Design exponent_multiplier, start of the top module:
module exponent_multiplier (
    i_clk, i_rst_n,
    i_load, i_start, i_select,
    i_A, i_B,
    o_done, led_select, o_P,
	seg_i_A_ten, seg_i_A_unit, 
	seg_i_B_ten, seg_i_B_unit, 
	seg_o_P_thousand, seg_o_P_hundred, seg_o_P_ten, seg_o_P_unit
);
    input wire i_clk, i_rst_n;
    input wire i_load, i_start, i_select;
    input [3:0] i_A, i_B;
    output reg o_done, led_select;
    output reg [29:0] o_P;
	output reg [6:0] seg_i_A_ten, seg_i_A_unit;
	output reg [6:0] seg_i_B_ten, seg_i_B_unit;
	output reg [6:0] seg_o_P_thousand, seg_o_P_hundred, seg_o_P_ten, seg_o_P_unit;
    parameter IDLE = 3'b000, LOAD = 3'b001, CALC = 3'b010, FINISH = 3'b011;
    reg [2:0] current_state;
    reg [3:0] reg_A, reg_B;
	reg [3:0] led_reg_A, led_reg_B;
    reg [19:0] reg_A_shift;
    reg [29:0] reg_P_exp;
    reg [7:0] reg_P_mul;
    reg [3:0] counter_exp;
    reg [2:0] index_bit_B;
    reg exp_done, mul_done;
    always @(posedge i_clk or negedge i_rst_n) begin
        if (!i_rst_n) begin
            reg_A <= 4'b0;
            reg_B <= 4'b0;
            reg_P_exp <= 30'b1;
            reg_P_mul <= 8'b0;
            reg_A_shift <= 20'b0;
			led_reg_A <= 4'b0;	
			led_reg_B <= 4'b0;	
            o_done <= 0;
			led_select <= 0;
            o_P <= 30'b0;
            counter_exp <= 4'b0;
            index_bit_B <= 3'b0;
            exp_done <= 0;
            mul_done <= 0;
            current_state <= IDLE;
        end
        else begin
            case (current_state)
                IDLE: begin
                    reg_A <= 4'b0;
                    reg_B <= 4'b0;
  ...
==> flow/config.mk <==
export PLATFORM = sky130hd
export DESIGN_NAME = exponent_multiplier
export DESIGN_NICKNAME = exponent_multiplier
export VERILOG_FILES = /design/flow/design.v
export SDC_FILE = /design/flow/constraint.sdc
export NUM_CORES = 4
export LEC_CHECK = 0
export CAP_MARGIN = 10
export CORE_ASPECT_RATIO = 1.45
export CORE_MARGIN = 2
export CORE_UTILIZATION = 68
export CTS_CLUSTER_DIAMETER = 230
export CTS_CLUSTER_SIZE = 34
export MIN_ROUTING_LAYER = met1
export SETUP_SLACK_MARGIN = 5.0
export SLEW_MARGIN = 20
export TNS_END_PERCENT = 25
==> flow/constraint.sdc <==
create_clock -name core_clock -period 47.8 [get_ports {i_clk}]
set_input_delay 9.5600 -clock core_clock [delete_from_list [all_inputs] [get_ports {i_clk}]]
set_output_delay 9.5600 -clock core_clock [all_outputs]
set_load 0.01 [all_outputs]
run.sh (not shown) runs the stock make flow with config.mk's settings and CLKGATE_MAP_FILE=.
The baseline stopped in 5_1_grt (GRT-0232).
==> next run, changes <==
--- a/flow/config.mk
+++ b/flow/config.mk
@@ -6,10 +6,9 @@
 export NUM_CORES = 4
 export LEC_CHECK = 0
+export ABC_AREA = 1
 export CAP_MARGIN = 10
 export CORE_ASPECT_RATIO = 1.45
 export CORE_MARGIN = 2
-export CORE_UTILIZATION = 68
-export CTS_CLUSTER_DIAMETER = 230
-export CTS_CLUSTER_SIZE = 34
+export CORE_UTILIZATION = 58
 export MIN_ROUTING_LAYER = met1
 export SETUP_SLACK_MARGIN = 5.0
Now the flow finished with negative setup slack left.
Area after synthesis grows slightly.
Die size rises by about a fifth.
Synthesized cell count increases by a quarter to a third.


Starting RTL as in the previous note.
Settings: LEC_CHECK=0, CAP_MARGIN=10, CORE_ASPECT_RATIO=1.45, CORE_MARGIN=2, CORE_UTILIZATION=58, MIN_ROUTING_LAYER=met1, SETUP_SLACK_MARGIN=5.0, SLEW_MARGIN=20, TNS_END_PERCENT=25; clock period 47.8 ns.
==> next run, changes <==
Settings changed: CELL_PAD_IN_SITES_GLOBAL_PLACEMENT from default to 2, CORE_MARGIN 2 to 5, CORE_UTILIZATION 58 to 30, CTS_CLUSTER_DIAMETER from default to 37, PLACE_DENSITY from default to 0.84.
Clock period 47.8 ns to 82.1 ns, I/O delays scaled along.
After rerunning:
- The new run passed the timing, design-rule and antenna checks
- utilization falls by 42 points
- wire length falls by 5.4%
- sequential share of layout area rises by 0.95 points
- worst hold slack is worse by 6.4 ps
- area after synthesis is unchanged
- non-clock buffer count falls by 592
- sequential cell count is unchanged
- cell area falls by 16%
==> next run, changes <==
Settings changed: CELL_PAD_IN_SITES_GLOBAL_PLACEMENT 2 to default, CORE_MARGIN 5 to 2, CORE_UTILIZATION 30 to 72, CTS_CLUSTER_DIAMETER 37 to 230, CTS_CLUSTER_SIZE from default to 50, PLACE_DENSITY 0.84 to default.
Clock period 82.1 ns to 47.8 ns, I/O delays scaled along.
Effect:
- This time the run died in global routing
- area after synthesis stays the same
- die size went down by well over a third
- synthesized cell count is unchanged
==> next run, changes <==
Settings changed: CAP_MARGIN 10 to 5, CTS_CLUSTER_DIAMETER 230 to default, CTS_CLUSTER_SIZE 50 to default, PLACE_DENSITY from default to 0.61.
Clock period 47.8 ns to 49.6 ns, I/O delays scaled along.
Outcome:
- The new run died in global routing
- synthesized area stays the same
- die size stays the same
- synthesized cell count does not change


Setup of v41:
Starting RTL as in the previous note.
Design exponent_multiplier, start of the top module:
module exponent_multiplier (
    i_clk, i_rst_n,
    i_load, i_start, i_select,
    i_A, i_B,
    o_done, led_select, o_P,
	seg_i_A_ten, seg_i_A_unit, 
	seg_i_B_ten, seg_i_B_unit, 
	seg_o_P_thousand, seg_o_P_hundred, seg_o_P_ten, seg_o_P_unit
);
clock: 45.0 ns
lec_check: 0
abc_area: 1
cap_margin: 20
core_margin: 2
core_utilization: 66
cts_cluster_diameter: 235
max_routing_layer: met4
place_density: 0.6
slew_margin: 20
tns_end_percent: 85
Run status, v41: aborted in 5_1_grt, error GRT-0232
[inputs] v29 vs v41
diff --git a/flow/config.mk b/flow/config.mk
--- a/flow/config.mk
+++ b/flow/config.mk
@@ -9,8 +9,6 @@
 export CAP_MARGIN = 20
 export CORE_MARGIN = 2
-export CORE_UTILIZATION = 66
-export CTS_CLUSTER_DIAMETER = 235
-export MAX_ROUTING_LAYER = met4
+export CORE_UTILIZATION = 72
+export CTS_CLUSTER_SIZE = 99
 export PLACE_DENSITY = 0.6
 export SLEW_MARGIN = 20
-export TNS_END_PERCENT = 85
==> flow/constraint.sdc <==
create_clock -name core_clock -period 64.5 [get_ports {i_clk}]
set_input_delay 12.9000 -clock core_clock [delete_from_list [all_inputs] [get_ports {i_clk}]]
set_output_delay 12.9000 -clock core_clock [all_outputs]
set_load 0.01 [all_outputs]
## What came out
v29 | status: complete | timing, DRC, antenna: pass. For area after detailed placement, dividing the value from v41 by the value from v29 gives 1.3. Delta (v29 minus v41): vertical die size fell 11 microns, cell total after placement fell 17%. Async set-or-reset flop fraction in the synthesized netlist came out exactly the same in v41 and v29. The final reports for v29 and v41 show number of standard-cell rows in the floorplan lower in the former. In v29 relative to v41, chip footprint had gone down by a little under 10%. Looking at die width, v29 sits about 4% below v41.
Modified inputs, v23 compared to v29
diff --git a/flow/config.mk b/flow/config.mk
--- a/flow/config.mk
+++ b/flow/config.mk
@@ -9,6 +9,5 @@
 export CAP_MARGIN = 20
 export CORE_MARGIN = 2
-export CORE_UTILIZATION = 72
-export CTS_CLUSTER_SIZE = 99
+export CORE_UTILIZATION = 58
 export PLACE_DENSITY = 0.6
 export SLEW_MARGIN = 20
==> flow/constraint.sdc <==
create_clock -name core_clock -period 37.1 [get_ports {i_clk}]
set_input_delay 7.4200 -clock core_clock [delete_from_list [all_inputs] [get_ports {i_clk}]]
set_output_delay 7.4200 -clock core_clock [all_outputs]
set_load 0.01 [all_outputs]
Findings:
- The flow for v23 finished, though final verification flagged setup timing.
- Summary — final-layout clock buffer total, v23 relative to v29: lower, by 1.
- Buffering stage count on the worst path with inverters included, v29 and v23: lower on v29
- The met2 routing resource usage after global routing of v23 exceeds that of v29 by 4.0 points.
- Summary: wire length, v23 worse than v29
- Compared with v29, v23 shows a lower routing usage on met1.
- When the final numbers for v29 and v23 were put side by side, the worst hold slack after final layout turned out to be smaller in v23.
- seg_o_P_ten[4] as the worst setup path endpoint was reported by v29, and seg_o_P_ten[0] by v23.
- Post-route clock period utilization, v29 and v23: higher on v23
- Per the comparison of v23 with v29, global placer's final weighted congestion neither gained nor lost much, buffer share of cell area picked up an extra 24 points, design area picked up an extra about 40%.
- | met1 routed wirelength after detailed routing | higher: v23 |
Edits applied to the flow inputs when going from v23 to v19:
diff --git a/flow/config.mk b/flow/config.mk
--- a/flow/config.mk
+++ b/flow/config.mk
@@ -9,5 +9,5 @@
 export CAP_MARGIN = 20
 export CORE_MARGIN = 2
-export CORE_UTILIZATION = 58
+export CORE_UTILIZATION = 71
 export PLACE_DENSITY = 0.6
 export SLEW_MARGIN = 20
==> flow/constraint.sdc <==
create_clock -name core_clock -period 60.3 [get_ports {i_clk}]
set_input_delay 12.0600 -clock core_clock [delete_from_list [all_inputs] [get_ports {i_clk}]]
set_output_delay 12.0600 -clock core_clock [all_outputs]
set_load 0.01 [all_outputs]
[summary]
In summary, v19 completed successfully, with a layout that passed the timing, design-rule and antenna checks. v19 reports a lower total routed wire length on the met1 layer than v23 does. Summary of v19 over v23: setup skew after layout has remained practically unchanged; pre-placement core utilization has increased; synthesis-to-finish area growth has decreased. The number of rows created at floorplan in v19 is 0.906 times that in v23. Sum of routed wire length over all layers delta for v19 relative to v23: about 22% lower. Cmp v23 and v19 / y dimension of the die / lower: v19. The post-layout period usage of the worst path in v19 sits 33 points below the value recorded for v23. v19 vs. v23: post-cts gate resize count went down by 101.
